== run A ==
Design kcpsm6, start of the top module:
module kcpsm6 (address, instruction, bram_enable, in_port, out_port, port_id, write_strobe, k_write_strobe, read_strobe, interrupt, interrupt_ack, sleep, reset, clk) ;
parameter [7:0] 	hwbuild = 8'h00 ;
parameter [11:0] 	interrupt_vector = 12'h3FF ;
parameter integer scratch_pad_memory_size = 64 ;   
output [11:0]	address ;
input	 [17:0]    	instruction ;
output		bram_enable ;
input	 [7:0]	in_port ;
output [7:0]	out_port ;
output [7:0]	port_id ;
output		write_strobe ;
output		k_write_strobe ;
output		read_strobe ;
input			interrupt ;
output		interrupt_ack ;
input			sleep ;
input			reset ;
input			clk ;
wire	[2:1]		t_state_value ;
wire	[2:1]		t_state ;
wire 			run_value ;
wire              run ;
wire  		internal_reset_value ;
wire 			internal_reset ;
wire 			sync_sleep ;
wire 			int_enable_type ;
wire 			interrupt_enable_value ;
wire			interrupt_enable ;
wire			sync_interrupt ;
wire 			active_interrupt_value ;
wire 			active_interrupt ;
wire	[2:0]		arith_logical_sel ;
wire			arith_carry_in ;
wire			arith_carry_value ;
wire			arith_carry ;
  ...
Size in the first run: about 3200 cells after synthesis, roughly 1400 flip-flops.
Settings: LEC_CHECK=0, ABC_AREA=0, CAP_MARGIN=10, CELL_PAD_IN_SITES_DETAIL_PLACEMENT=1, CELL_PAD_IN_SITES_GLOBAL_PLACEMENT=0, CORE_MARGIN=3, CORE_UTILIZATION=15, CTS_CLUSTER_DIAMETER=344, GPL_TIMING_DRIVEN=1, MAX_ROUTING_LAYER=met4, PLACE_DENSITY_LB_ADDON=0.12, SETUP_SLACK_MARGIN=0.89, SLEW_MARGIN=15, TNS_END_PERCENT=5; clock period 11.5 ns.
run.sh (not shown) runs the stock make flow with config.mk's settings and CLKGATE_MAP_FILE=.
> inputs changed (run A -> run B)
Settings: a deleted CTS_CLUSTER_DIAMETER that had been 344; a deleted MAX_ROUTING_LAYER that had been met4; a deleted CELL_PAD_IN_SITES_DETAIL_PLACEMENT that had been 1; a deleted CELL_PAD_IN_SITES_GLOBAL_PLACEMENT that had been 0; a change of CORE_MARGIN from 3 to 2; a change of SETUP_SLACK_MARGIN from 0.89 to 1.4; a change of CAP_MARGIN from 10 to 30; a change of ABC_AREA from 0 to 1; a change of CORE_UTILIZATION from 15 to 65; a deleted PLACE_DENSITY_LB_ADDON that had been 0.12; a change of SLEW_MARGIN from 15 to 20; a deleted TNS_END_PERCENT that had been 5; a change of the clock period (ns, I/O delays scaled along) from 11.5 to 5.49.
### Flow results
Via count went up by more than 10% going from run A to run B.
Taking run A as the reference, in run B core utilization saw an increase; post-route standard cell area excluding fillers saw a decrease; total wire length saw a decrease; non-clock buffer count saw an increase; number of CTS-inserted buffers saw a decrease.
#### Input delta (run C over run B)
Settings: SETUP_SLACK_MARGIN changed from 1.4 to 1.61; GPL_TIMING_DRIVEN removed (was 1); CAP_MARGIN changed from 30 to 20; ABC_AREA removed (was 1); CORE_UTILIZATION changed from 65 to 58; the clock period (ns, I/O delays scaled along) changed from 5.49 to 6.49.
### Flow results
Run C went all the way through synthesis, placement and routing and the layout is clean on timing, DRC and antenna.
In the flow results for run B and run C, the mux share of post-synthesis cell area is larger on run C.
Of run B and run C, the higher tightest slew margin relative to the limit belongs to run B.
Of run B and run C, run C shows the higher final setup slack of the worst path, with run B below it.
In the reports for run B and run C, the smaller stage delay of the slowest cell on the critical path belongs to run B.
Run C reports its startpoint of the worst setup timing path as instruction[15] while run B reports instruction[8].
When the final numbers for run B and run C were put side by side, the switching portion of total power turned out to be greater in run B.
Count of clock-buffer cells in the layout for run C: 5 down relative to run B
Here is what was changed in the inputs of run D compared with run C.
Settings: SETUP_SLACK_MARGIN: 1.61 -> 0.58; CORE_UTILIZATION: 58 -> 72; CTS_CLUSTER_SIZE: unset -> 48; the clock period (ns, I/O delays scaled along): 6.49 -> 4.36.
Results
For run D and run C, there was not a single run that failed to finish clean. Number of placement rows ended up about 10% lower on run D than on run C. Diff run C -> run D: hold slack up 55 ps, final-report setup violation count flat, part of the total power dissipated in the clock network flat, switching part of the total power up 2.2 points, wire length up about 34%.
> inputs changed (run D -> run E)
Settings: CTS_CLUSTER_SIZE changed from 48 to 10; ABC_AREA newly set to 1; TNS_END_PERCENT newly set to 5; SETUP_SLACK_MARGIN changed from 0.58 to 1.27; PLACE_DENSITY newly set to 0.6.
[summary]
In run E the implementation completed, yet the final layout does not meet the checks, the culprit being capacitance limit, slew limit, setup timing. From run D to run E, number of sequential cells did not move at all. Count of inserted antenna diode cells, run E and run D, lower one = run E. Share of synthesized cell area in full adder, half adder and majority cells of run E is on par with run D.

kcpsm6 again, from the RTL that the note above started with.
==> flow/config.mk <==
export PLATFORM = sky130hd
export DESIGN_NAME = kcpsm6
export DESIGN_NICKNAME = kcpsm6
export VERILOG_FILES = /design/flow/design.v
export SDC_FILE = /design/flow/constraint.sdc
export NUM_CORES = 4
export LEC_CHECK = 0
export ABC_AREA = 1
export CAP_MARGIN = 5
export CORE_MARGIN = 2
export CORE_UTILIZATION = 65
export CTS_CLUSTER_SIZE = 58
export GPL_TIMING_DRIVEN = 1
export PLACE_DENSITY_LB_ADDON = 0.0
export SETUP_SLACK_MARGIN = 1.4
export SLEW_MARGIN = 20
==> flow/constraint.sdc <==
create_clock -name core_clock -period 5.49 [get_ports {clk}]
set_input_delay 1.0980 -clock core_clock [delete_from_list [all_inputs] [get_ports {clk}]]
set_output_delay 1.0980 -clock core_clock [all_outputs]
set_load 0.01 [all_outputs]
==> next run, changes <==
ABC_AREA = 0   (was 1)
CAP_MARGIN = 30   (was 5)
CORE_UTILIZATION = 72   (was 65)
CTS_CLUSTER_SIZE = 77   (was 58)
SETUP_SLACK_MARGIN = 1.25   (was 1.4)
clock period = 4.36 ns   (was 5.49 ns; I/O delays follow)
Effect:
- This time the run aborted during global routing
- area after synthesis rose by 1.3%
- die size is lower by 8.4%
- synthesized cell count shrinks by 24%
==> next run, changes <==
ABC_AREA = 1   (was 0)
CAP_MARGIN = 20   (was 30)
CORE_ASPECT_RATIO = 1.42   (was not set)
CTS_CLUSTER_SIZE = not set   (was 77)
GPL_TIMING_DRIVEN = not set   (was 1)
PLACE_DENSITY = 0.6   (was not set)
PLACE_DENSITY_LB_ADDON = not set   (was 0.0)
SETUP_SLACK_MARGIN = -0.43   (was 1.25)
After rerunning:
- The new run finished but failed the layout checks on setup timing
- synthesized area falls by 1.3%
- die size falls by 1.2%
- synthesized cell count rises by 31%
==> next run, changes <==
ABC_AREA = not set   (was 1)
CORE_ASPECT_RATIO = not set   (was 1.42)
CORE_UTILIZATION = 40   (was 72)
SETUP_SLACK_MARGIN = not set   (was -0.43)
clock period = 10.2 ns   (was 4.36 ns; I/O delays follow)
=> With this change the flow finished clean. Routed wire length goes down by 10%. Global-route usage goes down by 22 points. Die area goes up by 81%.
==> next run, changes <==
ABC_AREA = 1   (was not set)
CORE_UTILIZATION = 72   (was 40)
CTS_CLUSTER_SIZE = 40   (was not set)
PLACE_DENSITY = not set   (was 0.6)
SETUP_SLACK_MARGIN = -0.19   (was not set)
clock period = 4.66 ns   (was 10.2 ns; I/O delays follow)
Effect:
- With this change the flow finished but fails on setup timing
- design area grows by 1.5%
- worst setup slack degrades by 2500 ps
- total power goes up by 120%
- non-clock buffer count rises by 321
- via count went up by 25%
- sequential share of layout area came out lower by 0.93 points
- die area falls by 45%
- wire length increases by 3.5%
- final cell count came out higher by 8.3%
- worst hold slack gets better by 31 ps

kcpsm6 again, from the RTL that the note above started with.
==> flow/config.mk <==
export PLATFORM = sky130hd
export DESIGN_NAME = kcpsm6
export DESIGN_NICKNAME = kcpsm6
export VERILOG_FILES = /design/flow/design.v
export SDC_FILE = /design/flow/constraint.sdc
export NUM_CORES = 4
export LEC_CHECK = 0
export CAP_MARGIN = 20
export CORE_ASPECT_RATIO = 1.15
export CORE_MARGIN = 2
export CORE_UTILIZATION = 40
export CTS_CLUSTER_SIZE = 19
export GPL_TIMING_DRIVEN = 0
export HOLD_SLACK_MARGIN = 0.03
export MIN_ROUTING_LAYER = met2
export PLACE_DENSITY_LB_ADDON = 0.1
export SLEW_MARGIN = 10
==> flow/constraint.sdc <==
create_clock -name core_clock -period 9.0 [get_ports {clk}]
set_input_delay 1.8000 -clock core_clock [delete_from_list [all_inputs] [get_ports {clk}]]
set_output_delay 1.8000 -clock core_clock [all_outputs]
set_load 0.01 [all_outputs]
The first run produced a layout that fails on setup timing.
Change:
CTS_CLUSTER_SIZE = unset   (was 19)
GPL_TIMING_DRIVEN = unset   (was 0)
HOLD_SLACK_MARGIN = unset   (was 0.03)
MIN_ROUTING_LAYER = unset   (was met2)
SLEW_MARGIN = 20   (was 10)
The new run passed the timing, DRC and antenna checks.
First-iteration DRC count came out lower by well over a third.
Final area came out lower by a few percent.
Synthesized cell count stays the same.
Clock power came out lower by a few percent.
Sequential power stays flat.
Die area is unchanged.
Area after synthesis does not change.
Maximum frequency came out higher by about a fifth.
Flip-flop count stays the same.
Total power came out lower by a few percent.
Change:
CAP_MARGIN = 5   (was 20)
CELL_PAD_IN_SITES_DETAIL_PLACEMENT = 1   (was unset)
CELL_PAD_IN_SITES_GLOBAL_PLACEMENT = 3   (was unset)
CORE_MARGIN = 4   (was 2)
CTS_CLUSTER_SIZE = 19   (was unset)
GPL_ROUTABILITY_DRIVEN = 0   (was unset)
GPL_TIMING_DRIVEN = 0   (was unset)
HOLD_SLACK_MARGIN = 0.03   (was unset)
MAX_ROUTING_LAYER = met4   (was unset)
MIN_ROUTING_LAYER = met2   (was unset)
SETUP_SLACK_MARGIN = -0.05   (was unset)
SLEW_MARGIN = 30   (was 20)
TNS_END_PERCENT = 25   (was unset)
Effect:
- The changed run finished but failed the layout checks on setup timing
- worst hold slack is better by 60 ps
- final cell count grows by about 4.3%
- core utilization rises by 1.6 points
- via count grows by 39%
- routed wire length came out higher by 24%
- sequential power barely changes
- clock power rose by about 5.5%
- worst setup slack got worse by 1700 ps
- total power climbs by about 4%
- synthesized cell count stays the same
- clock-buffer cell count climbs by 3
Change:
CAP_MARGIN = 20   (was 5)
CELL_PAD_IN_SITES_DETAIL_PLACEMENT = unset   (was 1)
CELL_PAD_IN_SITES_GLOBAL_PLACEMENT = unset   (was 3)
CORE_ASPECT_RATIO = unset   (was 1.15)
CORE_MARGIN = 2   (was 4)
CTS_CLUSTER_SIZE = unset   (was 19)
GPL_ROUTABILITY_DRIVEN = unset   (was 0)
GPL_TIMING_DRIVEN = unset   (was 0)
HOLD_SLACK_MARGIN = unset   (was 0.03)
MAX_ROUTING_LAYER = unset   (was met4)
MIN_ROUTING_LAYER = unset   (was met2)
PLACE_DENSITY = 0.6   (was unset)
PLACE_DENSITY_LB_ADDON = unset   (was 0.1)
SETUP_SLACK_MARGIN = unset   (was -0.05)
SLEW_MARGIN = 20   (was 30)
TNS_END_PERCENT = unset   (was 25)
Result:
- With this change the flow ran to the end with no violations
- area after synthesis is unchanged
- first-iteration DRC count went down by well over a third
- total power went down by a few percent
- synthesized cell count does not change
- non-clock buffer count went down by 191
- die size went down by a few percent
- worst setup slack is better by 1300 ps
- via count went down by a quarter to a third
- final area went down by a few percent
- register-to-register slack is better by 2900 ps
- routed wire length went down by a quarter to a third

== build 84 ==
Starting RTL as in the previous note.
clock: 4.48 ns
lec_check: 0
abc_area: 0
cap_margin: 10
cell_pad_in_sites_detail_placement: 1
cell_pad_in_sites_global_placement: 0
core_margin: 3
core_utilization: 15
cts_cluster_diameter: 344
gpl_timing_driven: 0
max_routing_layer: met4
place_density_lb_addon: 0.12
slew_margin: 25
tns_end_percent: 5
Final checks on build 84, whose flow otherwise completed, came back failing, citing setup timing.
diff inputs: build 84 => build 2
- CTS_CLUSTER_DIAMETER: 344 -> unset
- GPL_TIMING_DRIVEN: 0 -> unset
- PLACE_DENSITY_LB_ADDON: 0.12 -> unset
- CORE_MARGIN: 3 -> 2
- TNS_END_PERCENT: 5 -> unset
- CAP_MARGIN: 10 -> 20
- CELL_PAD_IN_SITES_DETAIL_PLACEMENT: 1 -> unset
- PLACE_DENSITY: unset -> 0.6
- CELL_PAD_IN_SITES_GLOBAL_PLACEMENT: 0 -> unset
- MAX_ROUTING_LAYER: met4 -> unset
- SLEW_MARGIN: 25 -> 20
- CORE_UTILIZATION: 15 -> 70
- ABC_AREA: 0 -> unset
- CTS_CLUSTER_SIZE: unset -> 22
- the clock period (ns, I/O delays scaled along): 4.48 -> 4.51
==> comparison <==
- Finished, but not clean: build 2, with setup timing.
- Core utilization: build 2 vs build 84 up 64 points
- Looking at multi-input logic portion of the cell area, build 2 sits above build 84.
- Against build 84, build 2 reports a all-layer global routing usage that is higher.
- Reported for build 2 and build 84, sequential cell count turned out identical to the last digit.
- Higher pre-CTS setup slack among build 2 and build 84: build 2
- Delta (build 2 minus build 84): worst vdd rail ir drop now larger; layout overhead on the synthesized area now smaller; proportion of power drawn by flip-flops and latches now larger.
- | register share of the cell area | build 2 vs build 84 | 6.1 points higher |
- On share of the cycle needed by the critical path after routing, the lower figure sits with build 2, not build 84.
- Compared with build 84, build 2 shows final cell area excluding filler cells lower by about 10%.
#### Input delta (build 24 over build 2)
- CORE_UTILIZATION changed from 70 to 65
- CTS_CLUSTER_SIZE removed (was 22)
- the clock period (ns, I/O delays scaled along) changed from 4.51 to 7.84
[summary]
- Build 24 has completed all stages; timing, DRC and antenna checks passed.
- Diff build 24..build 2 | number of max-capacitance violations reported | unchanged
- Die area (build 24 vs. build 2) increases by a little under 10%
- Build 24 ends up with higher final-layout clock-cell area share than build 2 does.
- The run showing the greater largest fanout on the critical path is build 24.
- Of build 24 and build 2, the run reporting the higher sum of met2 wire segment lengths after detailed routing was build 2.
- Build 2 → build 24: number of search-and-repair iterations in the first detailed-routing pass shows an increase of 1, number of buffer and inverter instances along the worst setup path shows a reduction of 1, switching share of power shows a reduction of 0.66 points, sequential fraction of total cell area shows an increase of 3.3 points, multi-input combinational area share shows an increase of 0.96 points.
[inputs] build 54 vs build 24
- swapping 65 for 59 in CORE_UTILIZATION
- swapping 7.84 for 4.36 in the clock period (ns, I/O delays scaled along)
Findings:
Build 54 completed end to end; final checks failed (setup timing).
Per the comparison of build 54 with build 24, signed area change from the synthesized netlist to the final layout went up 7.0 points, register-to-register slack went down 2.77 ns, wire length of the first global-routing pass has increased.
Of build 24 and build 54, the higher met2 track demand over resource in global routing belongs to build 24.
Diff build 24 and build 54: area of the multi-input gates lower in build 24
Against build 24 as the reference, build 54 delivers a lower combined global-route utilization of all metal layers.
From build 24 to build 54 the numbers moved as follows: HPWL reported at the end of detailed placement +12 mm; cell area reported after detailed placement +6.0%; setup slack -0.79 ns; tally of non-filler cells in the final layout +498.
Build 24 ended up with sky130_fd_sc_hd__clkdlybuf4s50_1 as its critical path's slowest cell; build 54 ended up with sky130_fd_sc_hd__o31ai_1.
Diff build 24 -> build 54 | cell area | up by a few percent

Starting RTL as in the previous note.
==> flow/config.mk <==
export PLATFORM = sky130hd
export DESIGN_NAME = kcpsm6
export DESIGN_NICKNAME = kcpsm6
export VERILOG_FILES = /design/flow/design.v
export SDC_FILE = /design/flow/constraint.sdc
export NUM_CORES = 4
export LEC_CHECK = 0
export ABC_AREA = 0
export CAP_MARGIN = 30
export CORE_MARGIN = 2
export CORE_UTILIZATION = 72
export CTS_CLUSTER_DIAMETER = 369
export CTS_CLUSTER_SIZE = 15
export GPL_TIMING_DRIVEN = 1
export PLACE_DENSITY_LB_ADDON = 0.0
export SETUP_SLACK_MARGIN = 0.55
export SLEW_MARGIN = 20
==> flow/constraint.sdc <==
create_clock -name core_clock -period 4.37 [get_ports {clk}]
set_input_delay 0.8740 -clock core_clock [delete_from_list [all_inputs] [get_ports {clk}]]
set_output_delay 0.8740 -clock core_clock [all_outputs]
set_load 0.01 [all_outputs]
The starting point finished with timing, DRC and antenna clean.
Rerun with:
Settings changed: ABC_AREA 0 to unset, CAP_MARGIN 30 to 20, CTS_CLUSTER_DIAMETER 369 to unset, CTS_CLUSTER_SIZE 15 to unset, GPL_TIMING_DRIVEN 1 to unset, SETUP_SLACK_MARGIN 0.55 to 1.3.
Clock period 4.37 ns to 4.46 ns, I/O delays scaled along.
This time the run stopped in 5_1_grt; area after synthesis stays the same; synthesized cell count is unchanged; die size stays the same.
Rerun with:
Settings changed: ABC_AREA set to 1, CAP_MARGIN 20 to 30, CTS_CLUSTER_SIZE set to 72, GPL_TIMING_DRIVEN set to 1, SETUP_SLACK_MARGIN 1.3 to unset.
Clock period 4.46 ns to 4.37 ns, I/O delays scaled along.
What happened: The new run reached the layout checks and failed them: setup timing; die area decreases slightly; synthesized cell count rose by a quarter to a third; area after synthesis shrinks slightly.
Rerun with:
Settings changed: ABC_AREA 1 to unset, CAP_MARGIN 30 to 20, CORE_UTILIZATION 72 to 8, CTS_CLUSTER_SIZE 72 to unset, GPL_TIMING_DRIVEN 1 to unset, PLACE_DENSITY set to 0.6, PLACE_DENSITY_LB_ADDON 0.0 to unset.
Clock period 4.37 ns to 9.08 ns, I/O delays scaled along.
Result: This time the run completed without violations; die area rose to 8.9 times its value; core utilization fell by 75 points; cell area rose by 12%; sequential power fell by 52%; wire length fell by 0.43%; hold slack is better by 0.010 ns; count of clock-buffer cells in the layout rose by 5; sequential share of layout area fell by 6.4 points; clock skew rose by 0.015 ns.
Power is estimated from default activity; no workload was simulated.
